// comparator_latch
module comparator_latch #
(
  parameter n_to_response_time = -1038,
  parameter p_to_response_time = -1020,
  parameter const_response_time = 1285,
  parameter n_to_tau = -1248,
  parameter p_to_tau = 1037,
  parameter const_tau = 1042,
  parameter n_to_response_time_lh = -1752,
  parameter p_to_response_time_lh = -1006,
  parameter const_response_time_lh = 1185,
  parameter n_to_tau_lh = 1131,
  parameter p_to_tau_lh = -1115,
  parameter const_tau_lh = 1529
)
(
  input clk,
  input reset,
  input sys_clk,
  input [15-1:0] n,
  input [15-1:0] p,
  output [35-1:0] out
);
Size in the first run: about 5700 cells after synthesis, roughly 68 I/O pins, about 54000 um2 of cells after synthesis.
export LEC_CHECK = 0
export ABC_AREA = 0
export CAP_MARGIN = 20
export CELL_PAD_IN_SITES_DETAIL_PLACEMENT = 0
export CORE_ASPECT_RATIO = 0.61
export CORE_MARGIN = 2
export CORE_UTILIZATION = 66
export CTS_CLUSTER_SIZE = 66
export GPL_TIMING_DRIVEN = 1
export MIN_ROUTING_LAYER = met1
export SETUP_SLACK_MARGIN = 0.74
export SLEW_MARGIN = 20
create_clock -name core_clock -period 13.8 [get_ports {clk}]
run.sh (not shown) runs the stock make flow with config.mk's settings and CLKGATE_MAP_FILE=.
The baseline ran to the end with violations: negative setup slack.
Next try:
ABC_AREA = not set   (was 0)
CELL_PAD_IN_SITES_DETAIL_PLACEMENT = not set   (was 0)
CORE_ASPECT_RATIO = not set   (was 0.61)
CORE_UTILIZATION = 40   (was 66)
CTS_CLUSTER_SIZE = not set   (was 66)
GPL_TIMING_DRIVEN = not set   (was 1)
MIN_ROUTING_LAYER = not set   (was met1)
SETUP_SLACK_MARGIN = not set   (was 0.74)
clock period = 19.5 ns   (was 13.8 ns; I/O delays follow)
=> The changed run completed and failed the layout checks on negative setup slack; clock-buffer cell count does not change; worst hold slack gets worse by 0.0078 ns; worst setup slack is better by 4.9 ns; clock skew barely changes; global-route usage falls by 16 points.
Next try:
CORE_UTILIZATION = 66   (was 40)
CTS_CLUSTER_SIZE = 64   (was not set)
SETUP_SLACK_MARGIN = 3.72   (was not set)
clock period = 13.9 ns   (was 19.5 ns; I/O delays follow)
After rerunning:
- The new run completed and failed the layout checks on negative setup slack
- final cell count goes down by 7.3%
- critical path depth shrinks by 1
- routed wire length goes up by 8.9%
- via count rises by 3.7%
Next try:
CAP_MARGIN = 0   (was 20)
CORE_UTILIZATION = 72   (was 66)
CTS_CLUSTER_DIAMETER = 370   (was not set)
PLACE_DENSITY = 0.36   (was not set)
Outcome: The changed run reached the layout checks and failed them: negative setup slack. Design area falls by 0.32%. Utilization came out higher by 7.5 points. Synthesized area does not change. Via count climbs by 4.3%. Setup slack loses 0.19 ns. Global-route usage climbs by 3.9 points.
Next try:
CAP_MARGIN = 20   (was 0)
CORE_UTILIZATION = 40   (was 72)
CTS_CLUSTER_DIAMETER = not set   (was 370)
CTS_CLUSTER_SIZE = not set   (was 64)
PLACE_DENSITY = not set   (was 0.36)
SETUP_SLACK_MARGIN = not set   (was 3.72)
clock period = 24.8 ns   (was 13.9 ns; I/O delays follow)
With this change the flow produced a clean layout.
Routed wire length falls by 22%.
Global-route usage falls by 21 points.
Final cell count falls by 3.2%.

* * *

## rev 12
comparator_latch again, from the RTL that the note above started with.
==> flow/design.v (excerpt) <==
module comparator_latch #
(
  parameter n_to_response_time = -1038,
  parameter p_to_response_time = -1020,
  parameter const_response_time = 1285,
  parameter n_to_tau = -1248,
  parameter p_to_tau = 1037,
  parameter const_tau = 1042,
  parameter n_to_response_time_lh = -1752,
  parameter p_to_response_time_lh = -1006,
  parameter const_response_time_lh = 1185,
  parameter n_to_tau_lh = 1131,
  parameter p_to_tau_lh = -1115,
  parameter const_tau_lh = 1529
)
(
  input clk,
  input reset,
  input sys_clk,
  input [15-1:0] n,
  input [15-1:0] p,
  output [35-1:0] out
);
==> flow/config.mk <==
export PLATFORM = sky130hd
export DESIGN_NAME = comparator_latch
export DESIGN_NICKNAME = comparator_latch
export VERILOG_FILES = /design/flow/design.v
export SDC_FILE = /design/flow/constraint.sdc
export NUM_CORES = 4
export LEC_CHECK = 0
export ABC_AREA = 1
export CAP_MARGIN = 20
export CORE_MARGIN = 2
export CORE_UTILIZATION = 72
export CTS_CLUSTER_DIAMETER = 330
export CTS_CLUSTER_SIZE = 100
export PLACE_DENSITY = 0.38
export SETUP_SLACK_MARGIN = 1.81
export SLEW_MARGIN = 20
export TNS_END_PERCENT = 15
==> flow/constraint.sdc <==
create_clock -name core_clock -period 18.6 [get_ports {clk}]
set_input_delay 3.7200 -clock core_clock [delete_from_list [all_inputs] [get_ports {clk}]]
set_output_delay 3.7200 -clock core_clock [all_outputs]
set_load 0.01 [all_outputs]
STATUS run=rev 12 STAGES=ALL_DONE FINAL_CHECKS=FAILED CAUSE=negative setup slack
The inputs of rev 13 differ from those of rev 12 as listed below.
==> flow/config.mk <==
export PLATFORM = sky130hd
export DESIGN_NAME = comparator_latch
export DESIGN_NICKNAME = comparator_latch
export VERILOG_FILES = /design/flow/design.v
export SDC_FILE = /design/flow/constraint.sdc
export NUM_CORES = 4
export LEC_CHECK = 0
export CAP_MARGIN = 20
export CORE_MARGIN = 2
export CORE_UTILIZATION = 40
export SETUP_SLACK_MARGIN = 3.36
export SLEW_MARGIN = 20
==> flow/constraint.sdc <==
create_clock -name core_clock -period 24.8 [get_ports {clk}]
set_input_delay 4.9600 -clock core_clock [delete_from_list [all_inputs] [get_ports {clk}]]
set_output_delay 4.9600 -clock core_clock [all_outputs]
set_load 0.01 [all_outputs]
--- outcome ---
Rev 13 finished every step from synthesis to the final layout, and the layout passed the timing, design-rule and antenna checks.
Changes observed in rev 13 relative to rev 12: die span in x went up by 30%, cell resize tally after clock tree synthesis increased by 3.4% relative to the old numbers.

* * *

willow:
comparator_latch again, from the RTL that the note above started with.
Settings: LEC_CHECK=0, ABC_AREA=1, CAP_MARGIN=20, CORE_MARGIN=2, CORE_UTILIZATION=71, CTS_CLUSTER_DIAMETER=344, CTS_CLUSTER_SIZE=53, MAX_ROUTING_LAYER=met4, SLEW_MARGIN=20; clock period 17.1 ns.
willow: it failed during global routing, and the tool reported GRT-0232.
Setup changes, willow to cedar
--- a/flow/config.mk
+++ b/flow/config.mk
@@ -11,5 +11,5 @@
 export CORE_UTILIZATION = 71
 export CTS_CLUSTER_DIAMETER = 344
-export CTS_CLUSTER_SIZE = 53
+export CTS_CLUSTER_SIZE = 45
 export MAX_ROUTING_LAYER = met4
 export SLEW_MARGIN = 20
==> flow/constraint.sdc <==
create_clock -name core_clock -period 17.3 [get_ports {clk}]
set_input_delay 3.4600 -clock core_clock [delete_from_list [all_inputs] [get_ports {clk}]]
set_output_delay 3.4600 -clock core_clock [all_outputs]
set_load 0.01 [all_outputs]
## What came out
The layout from cedar, despite a flow that completed every stage, fails the layout checks, with the failing checks listed as setup timing.
willow is listed as incomplete: the tool reported an error in global routing and the run ended there.
Comparing willow with cedar, the deepest clock path buffer count came out essentially unchanged.
Relative to willow, the number of gates resized after CTS measured on cedar has decreased by more than 10%.
cedar vs willow — buffer count from post-CTS setup fixing dropped 63.
Diff cedar..willow | count of flip-flops with a built-in enable after synthesis | unchanged
Going from willow to cedar, the cell count after placement was found to have gone down by 0.36%.
Relative to cedar, the following input files were edited for zinc:
--- a/flow/config.mk
+++ b/flow/config.mk
@@ -10,6 +10,7 @@
 export CORE_MARGIN = 2
 export CORE_UTILIZATION = 71
-export CTS_CLUSTER_DIAMETER = 344
-export CTS_CLUSTER_SIZE = 45
+export CTS_CLUSTER_DIAMETER = 103
 export MAX_ROUTING_LAYER = met4
+export PLACE_DENSITY_LB_ADDON = 0.05
+export SETUP_SLACK_MARGIN = 4.87
 export SLEW_MARGIN = 20
==> flow/constraint.sdc <==
create_clock -name core_clock -period 16.4 [get_ports {clk}]
set_input_delay 3.2800 -clock core_clock [delete_from_list [all_inputs] [get_ports {clk}]]
set_output_delay 3.2800 -clock core_clock [all_outputs]
set_load 0.01 [all_outputs]
Notes after the runs:
- Diff cedar -> zinc: standard-cell row count did not really move; half-perimeter wire length after placement increased 1.4%.
- Lower cell area after placement was reported by cedar, not zinc.
- Post-CTS resize count ends up lower on zinc.
- Status(zinc) = ERROR, stage = global routing
- Reported for zinc and cedar, number of different library cells in the post-synthesis netlist turned out identical to the last digit.
- cedar -> zinc: adder-cell share of the synthesized area delta 0, exact match
- Re number of top-level design ports: no difference whatsoever between cedar and zinc.
- Number of synthesized register bits: cedar vs zinc identical
- From zinc to cedar, xor-xnor portion of the synthesized cell area did not move at all.
- The cell count after placement was comparable across zinc and cedar.
Edits applied to the flow inputs when going from zinc to ember:
--- a/flow/config.mk
+++ b/flow/config.mk
@@ -10,7 +10,6 @@
 export CORE_MARGIN = 2
 export CORE_UTILIZATION = 71
-export CTS_CLUSTER_DIAMETER = 103
+export CTS_CLUSTER_DIAMETER = 219
 export MAX_ROUTING_LAYER = met4
 export PLACE_DENSITY_LB_ADDON = 0.05
-export SETUP_SLACK_MARGIN = 4.87
 export SLEW_MARGIN = 20
==> flow/constraint.sdc <==
create_clock -name core_clock -period 18.9 [get_ports {clk}]
set_input_delay 3.7800 -clock core_clock [delete_from_list [all_inputs] [get_ports {clk}]]
set_output_delay 3.7800 -clock core_clock [all_outputs]
set_load 0.01 [all_outputs]
==> comparison <==
Ran to the end and failed final checks on setup timing: ember. Full die area across ember and zinc: no real change. Status: area after synthesis parity (zinc, ember). ember ends up with a number of post-CTS setup repair buffers that is about 40% lower than in zinc. ember against zinc: minimum setup slack after placement saw an increase, initial core utilization stayed essentially flat, share of async-settable or async-resettable flops after synthesis was more or less identical, post-CTS resize count shows an increase of 43%, synthesized cell count roughly the same. Summary of ember over zinc: cell count after placement lower; total cell area at the placement stage decreased by 0.0026 sq mm relative to the old numbers.
## Diff of input files: indigo against ember
--- a/flow/config.mk
+++ b/flow/config.mk
@@ -8,7 +8,9 @@
 export ABC_AREA = 1
 export CAP_MARGIN = 20
+export CORE_ASPECT_RATIO = 1.71
 export CORE_MARGIN = 2
 export CORE_UTILIZATION = 71
-export CTS_CLUSTER_DIAMETER = 219
+export CTS_CLUSTER_DIAMETER = 103
+export CTS_CLUSTER_SIZE = 82
 export MAX_ROUTING_LAYER = met4
 export PLACE_DENSITY_LB_ADDON = 0.05
==> flow/constraint.sdc <==
create_clock -name core_clock -period 18.8 [get_ports {clk}]
set_input_delay 3.7600 -clock core_clock [delete_from_list [all_inputs] [get_ports {clk}]]
set_output_delay 3.7600 -clock core_clock [all_outputs]
set_load 0.01 [all_outputs]
--- outcome ---
The flow for ember finished, though final verification flagged setup timing. indigo: aborted in global routing (tool error). ember -> indigo: number of rows in the core area increased by more than a quarter. Re post-synth area from yosys stat: no difference whatsoever between indigo and ember. From indigo to ember, basic-gate share of the synthesized area counting and, or, nand and nor cells did not move at all. Compared with ember, in indigo full die area ~0 delta, number of instances in the placed design ~0 delta, count of buffers from port buffering ~0 delta, starting density of the core ~0 delta, number of gates resized after CTS -3.
Here is what was changed in the inputs of raven compared with indigo.
==> flow/config.mk <==
export PLATFORM = sky130hd
export DESIGN_NAME = comparator_latch
export DESIGN_NICKNAME = comparator_latch
export VERILOG_FILES = /design/flow/design.v
export SDC_FILE = /design/flow/constraint.sdc
export NUM_CORES = 4
export LEC_CHECK = 0
export CAP_MARGIN = 20
export CORE_MARGIN = 2
export CORE_UTILIZATION = 70
export MAX_ROUTING_LAYER = met4
export SLEW_MARGIN = 20
==> flow/constraint.sdc <==
create_clock -name core_clock -period 19.5 [get_ports {clk}]
set_input_delay 3.9000 -clock core_clock [delete_from_list [all_inputs] [get_ports {clk}]]
set_output_delay 3.9000 -clock core_clock [all_outputs]
set_load 0.01 [all_outputs]
[summary]
Die area | raven < indigo. Although raven finished all stages, its layout failed final checks on setup timing. raven vs indigo — post-synthesis cell area dropped by a few percent. Comparing total cell area reported by yosys after synthesis for indigo and raven, the bigger number came from indigo. Diff indigo -> raven: half-perimeter wire length after placement shrank by about 23%, gate count of the mapped netlist shrank by 1100, I/O pin total held steady. Changes observed in raven relative to indigo: x dimension of the die went up about 28%; fraction of the yosys area taken by sequential cells held steady; tally of unique sky130hd cells used after synthesis rose 25.

* * *

comparator_latch again, from the RTL that the note above started with.
==> flow/design.v (excerpt) <==
module comparator_latch #
(
  parameter n_to_response_time = -1038,
  parameter p_to_response_time = -1020,
  parameter const_response_time = 1285,
  parameter n_to_tau = -1248,
  parameter p_to_tau = 1037,
  parameter const_tau = 1042,
  parameter n_to_response_time_lh = -1752,
  parameter p_to_response_time_lh = -1006,
  parameter const_response_time_lh = 1185,
  parameter n_to_tau_lh = 1131,
  parameter p_to_tau_lh = -1115,
  parameter const_tau_lh = 1529
)
(
  input clk,
  input reset,
  input sys_clk,
  input [15-1:0] n,
  input [15-1:0] p,
  output [35-1:0] out
);
  reg [17-1:0] state_cycle_counter;
  reg [1-1:0] prev_sys_clk;
  reg [35-1:0] o;
  wire [32-1:0] wait_time;
  wire [51-1:0] tau;
  wire [36-1:0] dvdt;
  wire [32-1:0] wait_time_lh;
  wire [59-1:0] tau_lh;
  wire [37-1:0] dodt;
  reg [32-1:0] fsm;
  localparam fsm_init = 0;
  wire [35-1:0] padr_0;
  wire [23-1:0] padr_bits_1;
  assign padr_bits_1 = 0;
  wire [29-1:0] truncR_2;
  wire [29-1:0] padl_3;
  wire [28-1:0] padl_bits_4;
  wire [1-1:0] toSInt_5;
  assign toSInt_5 = 0;
  wire [28-1:0] toSInt_imm_6;
  wire [27-1:0] const_7;
  assign const_7 = 27'd55364812;
  assign toSInt_imm_6 = { toSInt_5, const_7 };
  assign padl_bits_4 = toSInt_imm_6;
  assign padl_3 = { { 1{ padl_bits_4[27] } }, padl_bits_4 };
  assign truncR_2 = padl_3;
  wire [12-1:0] truncR_shift_8;
  assign truncR_shift_8 = truncR_2 >>> 17;
  wire [12-1:0] truncR_imm_9;
  assign truncR_imm_9 = (truncR_2[28])? truncR_shift_8[11:0] : truncR_2[28:17];
  assign padr_0 = { truncR_imm_9, padr_bits_1 };
  wire [32-1:0] padl_10;
  wire [18-1:0] padl_bits_11;
  wire [32-1:0] truncR_12;
  wire [32-1:0] padl_13;
  wire [17-1:0] padl_bits_14;
  wire [96-1:0] truncR_15;
  wire [163-1:0] truncval_16;
  wire [163-1:0] padl_17;
  wire [85-1:0] padl_bits_18;
  wire [85-1:0] padl_19;
  wire [52-1:0] padl_bits_20;
  wire [98-1:0] truncR_21;
  ...
==> flow/config.mk <==
export PLATFORM = sky130hd
export DESIGN_NAME = comparator_latch
export DESIGN_NICKNAME = comparator_latch
export VERILOG_FILES = /design/flow/design.v
export SDC_FILE = /design/flow/constraint.sdc
export NUM_CORES = 4
export LEC_CHECK = 0
export ABC_AREA = 1
export CAP_MARGIN = 25
export CORE_MARGIN = 7
export CORE_UTILIZATION = 40
export GPL_ROUTABILITY_DRIVEN = 0
export GPL_TIMING_DRIVEN = 0
export MAX_ROUTING_LAYER = met4
export SLEW_MARGIN = 20
==> flow/constraint.sdc <==
create_clock -name core_clock -period 26.0 [get_ports {clk}]
set_input_delay 5.2000 -clock core_clock [delete_from_list [all_inputs] [get_ports {clk}]]
set_output_delay 5.2000 -clock core_clock [all_outputs]
set_load 0.01 [all_outputs]
Next try:
ABC_AREA = 0   (was 1)
CAP_MARGIN = 20   (was 25)
CORE_MARGIN = 2   (was 7)
CORE_UTILIZATION = 66   (was 40)
CTS_CLUSTER_DIAMETER = 100   (was unset)
CTS_CLUSTER_SIZE = 99   (was unset)
GPL_ROUTABILITY_DRIVEN = unset   (was 0)
GPL_TIMING_DRIVEN = unset   (was 0)
HOLD_SLACK_MARGIN = 0.28   (was unset)
MAX_ROUTING_LAYER = unset   (was met4)
PLACE_DENSITY_LB_ADDON = 0.02   (was unset)
SETUP_SLACK_MARGIN = -2.0   (was unset)
TNS_END_PERCENT = 25   (was unset)
Effect: The new run ran to the end with no violations; worst setup slack degrades by 210 ps; global-route usage increases by 11 points; final area decreases by about 7%; sequential share of layout area stays flat; register-to-register slack loses 160 ps; cell count drops by 22%; core utilization goes up by 26 points; non-clock buffer count went up by 4.
Next try:
ABC_AREA = 1   (was 0)
CORE_UTILIZATION = 40   (was 66)
HOLD_SLACK_MARGIN = 0.29   (was 0.28)
PLACE_DENSITY = 0.72   (was unset)
PLACE_DENSITY_LB_ADDON = unset   (was 0.02)
The new run passed the timing, design-rule and antenna checks; via count is higher by about a fifth; setup slack gets better by 310 ps; sequential share of layout area hardly moves; register-to-register slack gets worse by 140 ps; global-route usage is lower by 9.1 points; clock-buffer cell count is lower by 1; cell area is higher by a few percent; synthesized area is higher by a few percent.
Next try:
ABC_AREA = 0   (was 1)
HOLD_SLACK_MARGIN = -0.1   (was 0.29)
PLACE_DENSITY = unset   (was 0.72)
Non-clock buffer count is higher by 27.
Worst setup slack got worse by 310 ps.
First-iteration DRC count is lower by 40%.
Core utilization is higher by 0.19 points.
